==> inputs of build 56 <==
==> flow/design.v (excerpt) <==
module LearningMachine(input clk,rst, start, input [6:0] x1Data,x2Data, input [1:0] tData, output[1:0] signYin, output[13:0] w1,w2,b,Yin,output ReadEn, Ready);
Settings: LEC_CHECK=0, ABC_AREA=0, CAP_MARGIN=20, CORE_MARGIN=2, CORE_UTILIZATION=72, CTS_CLUSTER_DIAMETER=215, CTS_CLUSTER_SIZE=32, PLACE_DENSITY_LB_ADDON=0.14, SETUP_SLACK_MARGIN=-0.72, SLEW_MARGIN=20; clock period 7.66 ns.
run.sh (not shown) runs the stock make flow with config.mk's settings and CLKGATE_MAP_FILE=.
==> trial 54 (differences from build 56) <==
ABC_AREA = unset   (was 0)
CORE_UTILIZATION = 40   (was 72)
CTS_CLUSTER_DIAMETER = unset   (was 215)
CTS_CLUSTER_SIZE = unset   (was 32)
PLACE_DENSITY_LB_ADDON = unset   (was 0.14)
SETUP_SLACK_MARGIN = unset   (was -0.72)
==> flow/constraint.sdc (replaced) <==
create_clock -name core_clock -period 12.0 [get_ports {clk}]
set_input_delay 2.4000 -clock core_clock [delete_from_list [all_inputs] [get_ports {clk}]]
set_output_delay 2.4000 -clock core_clock [all_outputs]
set_load 0.01 [all_outputs]
==> build 78 (differences from build 56) <==
ABC_AREA = 1   (was 0)
CORE_UTILIZATION = 70   (was 72)
SETUP_SLACK_MARGIN = unset   (was -0.72)
==> trial 2 (differences from build 56) <==
ABC_AREA = unset   (was 0)
CORE_ASPECT_RATIO = 0.67   (was unset)
CORE_MARGIN = 9   (was 2)
CORE_UTILIZATION = 40   (was 72)
CTS_CLUSTER_DIAMETER = unset   (was 215)
CTS_CLUSTER_SIZE = unset   (was 32)
GPL_ROUTABILITY_DRIVEN = 1   (was unset)
MIN_ROUTING_LAYER = met2   (was unset)
PLACE_DENSITY_LB_ADDON = unset   (was 0.14)
SETUP_SLACK_MARGIN = unset   (was -0.72)
SLEW_MARGIN = 5   (was 20)
==> flow/constraint.sdc (replaced) <==
create_clock -name core_clock -period 12.0 [get_ports {clk}]
set_input_delay 2.4000 -clock core_clock [delete_from_list [all_inputs] [get_ports {clk}]]
set_output_delay 2.4000 -clock core_clock [all_outputs]
set_load 0.01 [all_outputs]
==> notes <==
Via count: trial 54 is smaller than build 56 (about 22%).
Trial 54 went through all stages and came out clean. Trial 2 completed with no timing, DRC or antenna violations. Build 56 finished but failed the layout checks on negative setup slack. Build 78 finished but fails on negative setup slack.
Of trial 54 and trial 2, trial 54 has the higher setup slack (gap 0.41 ns).
The highest wire length belongs to build 78, the lowest to trial 54.
Non-clock buffer count, lowest first: trial 54, trial 2, build 78, build 56.
Between build 56 and trial 54, the lower sequential share of layout area is in build 56 (gap 1.6 points).
In trial 54 the area after synthesis is lower than in build 78, by about 2.3%.

==> 02-11 <==
==> flow/design.v <==
`timescale 1ns/1ns
module Controller(input clk, rst, start, compare, flag, output InitYin, InitW1, InitW2, InitB, InitFlag, InitAlpha, LdX1, LdX2, LdT, Select2, LdYin, LdFlag, LdAlphaT, LdW1, LdW2, LdB,ReadEn,Ready, output [1:0] Select1, Sel1, Sel2);
	reg initYin, initW1, initW2, initB, initFlag, initAlpha, ldX1, ldX2, ldT, select2, ldYin, ldFlag, ldAlphaT, ldW1, ldW2, ldB;
	reg [1:0] select1, sel1, sel2;
	reg [3:0] ns, ps;
	reg ldCnt, cntDown;
	reg readEn, ready;
	wire co;
	reg [7:0] Cout;
	always@(ps, start, co, compare, flag)begin
		ns = 4'b0;
		case(ps)
			4'b0000: begin
				ns = (start)? 4'b0001 : 4'b0000;
			  end
			4'b0001: begin
				ns = 4'b0010;
				end
			4'b0010: begin
				ns = 4'b0011;
				end
			4'b0011: begin
				ns = 4'b0100;
				end
			4'b0100: begin
				ns = 4'b0101;
				end
			4'b0101: begin
				ns = compare ? 4'b0110 : 4'b1010;
				end
			4'b0110: begin
				ns = 4'b0111;
				end
			4'b0111: begin
				ns = 4'b1000;
				end
			4'b1000: begin
				ns = 4'b1001;
				end
			4'b1001: begin
				ns = 4'b1010;
				end
			4'b1010: begin
				ns = (co == 0) ? 4'b0010 : 
				     (flag == 1) ? 4'b1011 : 
				     (flag == 0) ? 4'b0000 : 4'b1010;
				end
			4'b1011: begin
			  ns = 4'b0010;
			  end
			default: ns = 4'b0000;
		endcase
	end
	always@(ps)begin
		{initYin, initW1, initW2, initB, initFlag, ldCnt, initAlpha, ldX1, ldX2, ldT, cntDown, select2, ldYin, ldFlag, ldAlphaT, ldW1, ldW2, ldB} = 18'b0;
		readEn = 1'b0;
		ready = 1'b0;
		select1 = 2'b0;
		sel1 = 2'b0;
		sel2 = 2'b0;
		case(ps)
			4'b0000: begin
				ready = 1;
			  end
			4'b0001: begin
				initW1 = 1;
				initW2 = 1;
				initB = 1;
				initYin = 1;
				ldCnt = 1;
				initAlpha = 1;
				end
			4'b0010: begin
				ldX1 = 1;
				ldX2 = 1;
				ldT = 1;
				cntDown = 1;
				readEn = 1;
				end
			4'b0011: begin
				sel1 = 2'b00;
				sel2 = 2'b01;
				select1 = 2'b01;
				select2 = 1;
				ldYin = 1;
				end
			4'b0100: begin
				sel1 = 2'b01;
				sel2 = 2'b10;
				select1 = 2'b00;
				select2 = 1;
				ldYin = 1;
				end
			4'b0101: begin
				end
			4'b0110: begin
				sel1 = 2'b10;
				sel2 = 2'b0;
				ldAlphaT = 1;
				ldFlag = 1;
				end
			4'b0111: begin
				sel1 = 2'b11;
				sel2 = 2'b01;
				select2 = 1;
				select1 = 2'b10;
				ldW1 = 1;
				end
			4'b1000: begin
				sel1 = 2'b11;
				sel2 = 2'b10;
				select2 = 1;
				select1 = 2'b11;
				ldW2 = 1;
				end
			4'b1001: begin
				select2 = 0;
				select1 = 2'b01;
				ldB = 1;
				end
			4'b1010: begin
				end
			4'b1011: begin
			  ldCnt = 1;
			  initFlag = 1;
			  end
		endcase
	end
	always@(posedge clk,posedge rst)begin
		if(rst) ps <= 4'b0000;
		else ps <= ns;
	end
	always@(posedge clk, posedge rst)begin
	  if(rst)
	    Cout = 8'b11001000;
	  else begin
	    if(ldCnt) Cout <= 8'b11001000;
	    else if(cntDown) Cout <= Cout - 1;
	  end
  end
  assign co = ~|{Cout};
  assign InitYin = initYin;
  assign InitW1 = initW1;
  assign InitW2 = initW2;
  assign InitB = initB;
  assign InitFlag = initFlag;
  assign LdCnt = ldCnt;
  assign InitAlpha = initAlpha;
  assign LdX1 = ldX1;
  assign LdX2 = ldX2;
  assign LdT = ldT;
  assign CntDown = cntDown;
  assign Select1 = select1;
  assign Select2 = select2;
  assign LdYin = ldYin;
  assign LdFlag = ldFlag;
  assign LdAlphaT = ldAlphaT;
  assign LdW1 = ldW1;
  assign LdW2 = ldW2;
  assign LdB = ldB;
  assign Sel1 = sel1;
  assign Sel2 = sel2;
  assign ReadEn = readEn;
  assign Ready = ready;
endmodule
`timescale 1ns/1ns
module FlagReg(input clk,rst,loadData,initVal, output out);
  reg outData;
  assign out = outData;
  always@(posedge clk, posedge rst)begin
    if(rst) outData <= 1'b0;
    else
    begin
      if(initVal) outData <= 1'b0;
      else
    begin
    if (loadData) outData <= 1'b1;
    else outData <= outData;
    end
  end
  end
endmodule
`timescale 1ns/1ns
module Reg2bit(input clk,rst,loadData,initVal, input [1:0] inData, output[1:0] out);
  reg [1:0] outData;
  assign out = outData;
  always@(posedge clk, posedge rst)begin
    if(rst) outData <= 2'b0;
    else
    begin
      if(initVal) outData <= 2'b0;
      else
    begin
    if (loadData) outData <= inData;
    else outData <= outData;
    end
  end
  end
endmodule
`timescale 1ns/1ns
module Reg3bit(input clk,rst,loadData,initVal, input [2:0] inData, output[2:0] out);
  reg [2:0] outData;
  assign out = outData;
  always@(posedge clk, posedge rst)begin
    if(rst) outData <= 3'b0;
    else
    begin
      if(initVal) outData <= 3'b0;
      else
    begin
    if (loadData) outData <= inData;
    else outData <= outData;
    end
  end
  end
endmodule
`timescale 1ns/1ns
module Reg7bit(input clk,rst,loadData,initVal, input [6:0] inData, output[6:0] out);
  reg [6:0] outData;
  assign out = outData;
  always@(posedge clk, posedge rst)begin
    if(rst) outData <= 7'b0;
    else
    begin
      if(initVal) outData <= 7'b0;
      else
    begin
    if (loadData) outData <= inData;
    else outData <= outData;
    end
  end
  end
endmodule
`timescale 1ns/1ns
module Reg14bit(input clk,rst,loadData,initVal, input [13:0] inData, output[13:0] out);
  reg [13:0] outData;
  assign out = outData;
  always@(posedge clk, posedge rst)begin
    if(rst) outData <= 14'b0;
    else
    begin
      if(initVal) outData <= 14'b0;
      else
    begin
    if (loadData) outData <= inData;
    else outData <= outData;
    end
  end
  end
endmodule
`timescale 1ns/1ns
module Mux2to1(input select, input [13:0]in1,in2, output [13:0]MuxOut);
  assign MuxOut = ~select ? in1 : in2;
endmodule
`timescale 1ns/1ns
module Mux4to1(input [1:0]select, input [13:0]in1,in2,in3,in4, output [13:0]MuxOut);
  assign MuxOut = select==2'b00 ? in1 :
          select==2'b01 ? in2 :
          select==2'b10 ? in3 :
          select==2'b11 ? in4 : 14'bz;
endmodule
`timescale 1ns/1ns
module adder( input [13:0] op1, op2, output [13:0] result );
  assign result = op1 + op2;
endmodule
`timescale 1ns/1ns
module multiplier( input [13:0] op1, op2, output [13:0] result );
  wire [27:0] w;
  wire signed [13:0] operand1,operand2;
  assign operand1 = op1;
  assign operand2 = op2;
  assign w = operand1 * operand2;
  assign result = w[21:8];
endmodule
`timescale 1ns/1ns
module DataPath(input clk,rst, input [6:0] x1Data,x2Data, input [1:0] tData, input InitYin, InitW1, InitW2, InitB, InitFlag, InitAlpha, LdX1, LdX2, LdT, Select2, LdYin, LdFlag, LdAlphaT, LdW1, LdW2, LdB, input [1:0]  Select1, Sel1, Sel2, output compare, flag, output[1:0] signYin, output[13:0] w1,w2,b,Yin);
  wire [6:0] x1,x2;
  wire [1:0] t;
  wire [2:0] alpha,alphaT;
  wire [13:0] AddOut,MultOut,MultOp1,MultOp2,AddOp1,AddOp2;
  wire [13:0] castedT,castedAlphaT,castedAlpha,castedX1,castedX2;
  assign castedT = t[1] ? {4'b1111, t, 8'b0}: {4'b0, t, 8'b0};
  assign castedAlphaT = alphaT[2] ? {5'b11111, alphaT, 6'b0}: {5'b0, alphaT, 6'b0};
  assign castedAlpha = alpha[2] ? {5'b11111, alpha, 6'b0}: {5'b0, alpha, 6'b0};
  assign castedX1 = x1[6] ? {3'b111, x1, 4'b0}: {3'b0, x1, 4'b0};
  assign castedX2 = x2[6] ? {3'b111, x2, 4'b0}: {3'b0, x2, 4'b0};
  FlagReg FLAG(clk,rst,LdFlag,InitFlag, flag);
  Reg2bit T(clk,rst,LdT,1'b0,tData,t);
  Reg3bit ALPHA(clk,rst,InitAlpha,1'b0,3'b011, alpha);
  Reg3bit ALPHAT(clk,rst,LdAlphaT,1'b0,MultOut[8:6], alphaT);
  Reg7bit X1(clk,rst,LdX1,1'b0,x1Data, x1);
  Reg7bit X2(clk,rst,LdX2,1'b0,x2Data, x2);
  Reg14bit W1(clk,rst,LdW1,InitW1,AddOut, w1);
  Reg14bit W2(clk,rst,LdW2,InitW2,AddOut, w2);
  Reg14bit B (clk,rst,LdB,InitB,AddOut, b);
  Reg14bit YIN (clk,rst,LdYin,InitYin,AddOut, Yin);
  Mux4to1 MULTOP1(Sel1,w1,w2,castedT,castedAlphaT, MultOp1);
  Mux4to1 MULTOP2(Sel2,castedAlpha,castedX1,castedX2,14'b0, MultOp2);
  Mux4to1 ADDOP1(Select1,Yin,b,w1,w2, AddOp1);
  Mux2to1 ADDOP2(Select2,castedAlphaT,MultOut, AddOp2);
  multiplier MULTIPLIER(MultOp1,MultOp2, MultOut);
  adder ADDER(AddOp1,AddOp2, AddOut);
  assign compare = (Yin == 14'b0) ? 1 : (Yin[13] ^ t[1]);
  assign signYin = Yin[13] ? 2'b11 : 2'b01;  
endmodule
`timescale 1ns/1ns
module LearningMachine(input clk,rst, start, input [6:0] x1Data,x2Data, input [1:0] tData, output[1:0] signYin, output[13:0] w1,w2,b,Yin,output ReadEn, Ready);
  wire [1:0]Select1, Sel1, Sel2;
  wire  flag, InitYin, InitW1, InitW2, InitB, InitFlag, InitAlpha, LdX1, LdX2, LdT, Select2, LdYin, LdFlag, LdAlphaT, LdW1, LdW2, LdB;
  Controller controller(clk, rst, start, compare, flag, InitYin, InitW1, InitW2, InitB, InitFlag, InitAlpha, LdX1, LdX2, LdT, Select2, LdYin, LdFlag, LdAlphaT, LdW1, LdW2, LdB, ReadEn, Ready, Select1, Sel1, Sel2);
  DataPath datapath(clk,rst, x1Data,x2Data, tData, InitYin, InitW1, InitW2, InitB, InitFlag, InitAlpha, LdX1, LdX2, LdT, Select2, LdYin, LdFlag, LdAlphaT, LdW1, LdW2, LdB, Select1, Sel1, Sel2, compare, flag, signYin, w1,w2,b,Yin);
endmodule
==> flow/run.sh <==
#!/bin/bash
# the make line also repeats each setting of config.mk as NAME=value (left out here)
make -C /OpenROAD-flow-scripts/flow DESIGN_CONFIG=/design/flow/config.mk WORK_HOME=/design/flow/orfs CLKGATE_MAP_FILE= finish
==> flow/config.mk <==
export PLATFORM = sky130hd
export DESIGN_NAME = LearningMachine
export DESIGN_NICKNAME = LearningMachine
export VERILOG_FILES = /design/flow/design.v
export SDC_FILE = /design/flow/constraint.sdc
export NUM_CORES = 4
export LEC_CHECK = 0
export CAP_MARGIN = 20
export CORE_MARGIN = 9
export CORE_UTILIZATION = 40
export CTS_CLUSTER_DIAMETER = 371
export CTS_CLUSTER_SIZE = 99
export HOLD_SLACK_MARGIN = 0.26
export SLEW_MARGIN = 20
export TNS_END_PERCENT = 5
==> flow/constraint.sdc <==
create_clock -name core_clock -period 12.0 [get_ports {clk}]
set_input_delay 2.4000 -clock core_clock [delete_from_list [all_inputs] [get_ports {clk}]]
set_output_delay 2.4000 -clock core_clock [all_outputs]
set_load 0.01 [all_outputs]
==> 11-02: changes against 02-11 <==
CELL_PAD_IN_SITES_GLOBAL_PLACEMENT = 3   (was unset)
CORE_ASPECT_RATIO = 0.67   (was unset)
CORE_UTILIZATION = 18   (was 40)
CTS_CLUSTER_DIAMETER = unset   (was 371)
CTS_CLUSTER_SIZE = unset   (was 99)
GPL_ROUTABILITY_DRIVEN = 1   (was unset)
HOLD_SLACK_MARGIN = unset   (was 0.26)
MAX_ROUTING_LAYER = met4   (was unset)
MIN_ROUTING_LAYER = met1   (was unset)
SLEW_MARGIN = 10   (was 20)
TNS_END_PERCENT = 80   (was 5)
==> 09-26: changes against 02-11 <==
ABC_AREA = 1   (was unset)
CORE_MARGIN = 2   (was 9)
CORE_UTILIZATION = 72   (was 40)
CTS_CLUSTER_DIAMETER = 223   (was 371)
CTS_CLUSTER_SIZE = 37   (was 99)
HOLD_SLACK_MARGIN = unset   (was 0.26)
PLACE_DENSITY_LB_ADDON = 0.16   (was unset)
TNS_END_PERCENT = unset   (was 5)
==> flow/constraint.sdc (replaced) <==
create_clock -name core_clock -period 7.94 [get_ports {clk}]
set_input_delay 1.5880 -clock core_clock [delete_from_list [all_inputs] [get_ports {clk}]]
set_output_delay 1.5880 -clock core_clock [all_outputs]
set_load 0.01 [all_outputs]
==> impl_metrics.ini <==
; synthesis and place-and-route metrics
[final_timing]
setup_viol = 4
worst_slack_ps = -124.4

[global_routing]
busiest_layer = met2

[setup_path]
path_depth = 40

[synthesis]
synth_top_area_share_pct = 23.49
ys_sh_adder_pct = 28.73
common_cells = 288 x nand2_1, 210 x inv_1, 109 x o21ai_0
syn_avg_cell_area_um2 = 7.693

[run_status]
violatedChecks = setup timing
status = failed layout checks

[final_layout]
layout.nets = 1480

[worst_hold_path]
hold_path_startpoint = datapath.ALPHA.outData[0]$_DFFE_PP0P_
# the run above: 09-26

==> impl_metrics.ini <==
; synthesis and place-and-route metrics
[placed_design]
port_buffers = 77

[final_timing]
worst_slack_ps = 2877
setup_viol = 0

[final_layout]
layout.nets = 1215
dominant_cells = logic gates
fin_cells = 1321

[worst_hold_path]
hold_path_startpoint = datapath.X2.outData[0]$_DFFE_PP0P_

[setup_path]
path_depth = 31

[synthesis]
synth_flop_count = 89
ys_sh_adder_pct = 29.52
synth_top_area_share_pct = 24.04
common_cells = 195 x nand2_1, 96 x inv_1, 86 x dfrtp_1

[run_status]
status = finished clean

[global_routing]
busiest_layer = met2
# the run above: 02-11

==> impl_metrics.ini <==
; synthesis and place-and-route metrics
[final_timing]
worst_slack_ps = 2550
setup_viol = 0

[clocking]
clkSlewWorstSetupHoldPaths_ps = 70
htree_levels = 3

[synthesis]
ys_sh_adder_pct = 29.52
syn_avg_cell_area_um2 = 9.171
synth-edff-count = 0
synth_top_area_share_pct = 24.04

[run_status]
status = finished clean

[global_routing]
busiest_layer = met1

[final_layout]
n_all_inverters = 96
seqCellArea_um2 = 2231
nClkBuffers = 11
layout.nets = 1224

[die]
initCoreUtil_pct = 18.34

[setup_path]
path_depth = 34

[worst_hold_path]
hold_path_startpoint = datapath.X1.outData[3]$_DFFE_PP0P_
# the run above: 11-02

